==> inputs of run a <==
==> flow/design.v (excerpt) <==
module izhikevich_neuron #(parameter DT = 16'h0100)  
(
    input wire clk,
    input wire rst,
    input wire [15:0] I,           
    output reg spike               
);
make LEC_CHECK=0 ABC_AREA=1 CAP_MARGIN=20 CORE_MARGIN=2 CORE_UTILIZATION=40 CTS_CLUSTER_DIAMETER=291 CTS_CLUSTER_SIZE=26 SLEW_MARGIN=15 TNS_END_PERCENT=40 finish   # period 12.0 ns
run.sh (not shown) runs the stock make flow with config.mk's settings and CLKGATE_MAP_FILE=.
==> inputs of run b, as changes to run a <==
Settings changed: CORE_UTILIZATION 40 to 72, CTS_CLUSTER_DIAMETER 291 to unset, CTS_CLUSTER_SIZE 26 to unset, PLACE_DENSITY set to 0.6, SLEW_MARGIN 15 to 20, TNS_END_PERCENT 40 to unset.
==> flow/constraint.sdc (replaced) <==
create_clock -name core_clock -period 13.4 [get_ports {clk}]
set_input_delay 2.6800 -clock core_clock [delete_from_list [all_inputs] [get_ports {clk}]]
set_output_delay 2.6800 -clock core_clock [all_outputs]
set_load 0.01 [all_outputs]
==> inputs of run c, as changes to run a <==
Settings changed: CTS_CLUSTER_DIAMETER 291 to 331, CTS_CLUSTER_SIZE 26 to 100, PLACE_DENSITY_LB_ADDON set to 0.3, SLEW_MARGIN 15 to 20, TNS_END_PERCENT 40 to 10.
==> ci_impl_report.md <==
## Synthesis and layout report

| Metric | Value |
|---|---|
| Status | finished clean |
| RR Endpoint | v[14] |
| Most used cell, CP | inv_1 |
| Die Width | 202 um |
| Num rows | 72 |
| Levels on crit path | 46 |
| NonClk Buf Share | 2.26% |
| Multi-input gate area | 0.0125 sq mm |
| Worst rel slew slack | 64.5% |
| Critical Path AT | 11.61 ns |
the above is filed under run c

==> ci_impl_report.md <==
## Synthesis and layout report

| Metric | Value |
|---|---|
| RR Endpoint | v[15] |
| Levels on crit path | 50 |
| Worst rel slew slack | 30.1% |
| Most used cell, CP | inv_1 |
| Status | finished clean |
| Die Width | 152 um |
| Multi-input gate area | 0.0124 sq mm |
| NonClk Buf Share | 1.52% |
| Critical Path AT | 12.34 ns |
the above is filed under run b

==> ci_impl_report.md <==
## Synthesis and layout report

| Metric | Value |
|---|---|
| Multi-input gate area | 0.0125 sq mm |
| Critical Path AT | 11.64 ns |
| Most used cell, CP | fa_1 |
| Setup slack after layout | 0.563 ns |
| Worst rel slew slack | 64.4% |
| Status | finished clean |
| Levels on crit path | 42 |
| RR Endpoint | v[13] |
the above is filed under run a


---

==> 01-05 <==
Starting RTL as in the previous note.
## izhikevich_neuron
module izhikevich_neuron #(parameter DT = 16'h0100)  
(
    input wire clk,
    input wire rst,
    input wire [15:0] I,           
    output reg spike               
);
make LEC_CHECK=0 ABC_AREA=0 CAP_MARGIN=20 CORE_MARGIN=2 CORE_UTILIZATION=40 CTS_CLUSTER_DIAMETER=338 CTS_CLUSTER_SIZE=100 SLEW_MARGIN=15 TNS_END_PERCENT=40 finish   # period 12.0 ns
==> 07-23: changes against 01-05 <==
==> flow/config.mk (replaced) <==
export PLATFORM = sky130hd
export DESIGN_NAME = izhikevich_neuron
export DESIGN_NICKNAME = izhikevich_neuron
export VERILOG_FILES = /design/flow/design.v
export SDC_FILE = /design/flow/constraint.sdc
export NUM_CORES = 4
export LEC_CHECK = 0
export CAP_MARGIN = 20
export CORE_MARGIN = 2
export CORE_UTILIZATION = 56
export SLEW_MARGIN = 20
==> flow/constraint.sdc (replaced) <==
create_clock -name core_clock -period 6.65 [get_ports {clk}]
set_input_delay 1.3300 -clock core_clock [delete_from_list [all_inputs] [get_ports {clk}]]
set_output_delay 1.3300 -clock core_clock [all_outputs]
set_load 0.01 [all_outputs]
==> notes <==
- In synthesized cell count, 07-23 and 01-05 do not differ.
- In area after synthesis, 01-05 and 07-23 do not differ.
- In 07-23 the cell count is larger than in 01-05, by 8.0%.
- Hold slack: 01-05 is worse than 07-23 (0.0056 ns).
- 07-23 reached the layout checks and failed them: negative setup slack. 01-05 ran to the end with no violations.
- Between 01-05 and 07-23, the lower final area is in 01-05 (gap about 18%, measured against 07-23).
- Between 01-05 and 07-23, the lower worst setup slack is in 07-23 (gap 5.0 ns).
- In sequential cell count, 01-05 and 07-23 do not differ.
- Global-route usage: 07-23 is higher than 01-05 (10 points).
==> figures <==
| item | 07-23 | 01-05 |
|---|---|---|
| Placed cell count | 2269 | 2136 |
| Non-Clock Buffer Count | 382 | 76 |
| Worst reg-to-reg setup slack | -4.55 ns | 0.44 ns |
| Total routed wirelength | 37.0 mm | 32.2 mm |
| Status | complete, but fails checks | complete, no violations |
| Layout check failures | negative setup slack | - |
| Starting density of the core | 0.567 | 0.403 |
| Met1 Use GR | 0.358 | 0.243 |
| Post-route worst setup slack | -4.55 ns | 0.441 ns |
| Tool warnings | 32 | 29 |
| Area taken by flip-flops and latches | 843 um^2 | 846 um^2 |
| Worst Tran Pin Value | 0.734 ns | 0.999 ns |
| Worst reg2reg startpoint | v[8]$_DFF_PP1_ | v[5]$_DFF_PP0_ |
| Core area | 0.0258 mm^2 | 0.0363 mm^2 |
| Launching element of the worst setup path | v[8]$_DFF_PP1_ | v[5]$_DFF_PP0_ |
| Peak Freq | 0.0893 GHz | 0.0865 GHz |
| Max Fanout on Critical Path | 4 | 5 |
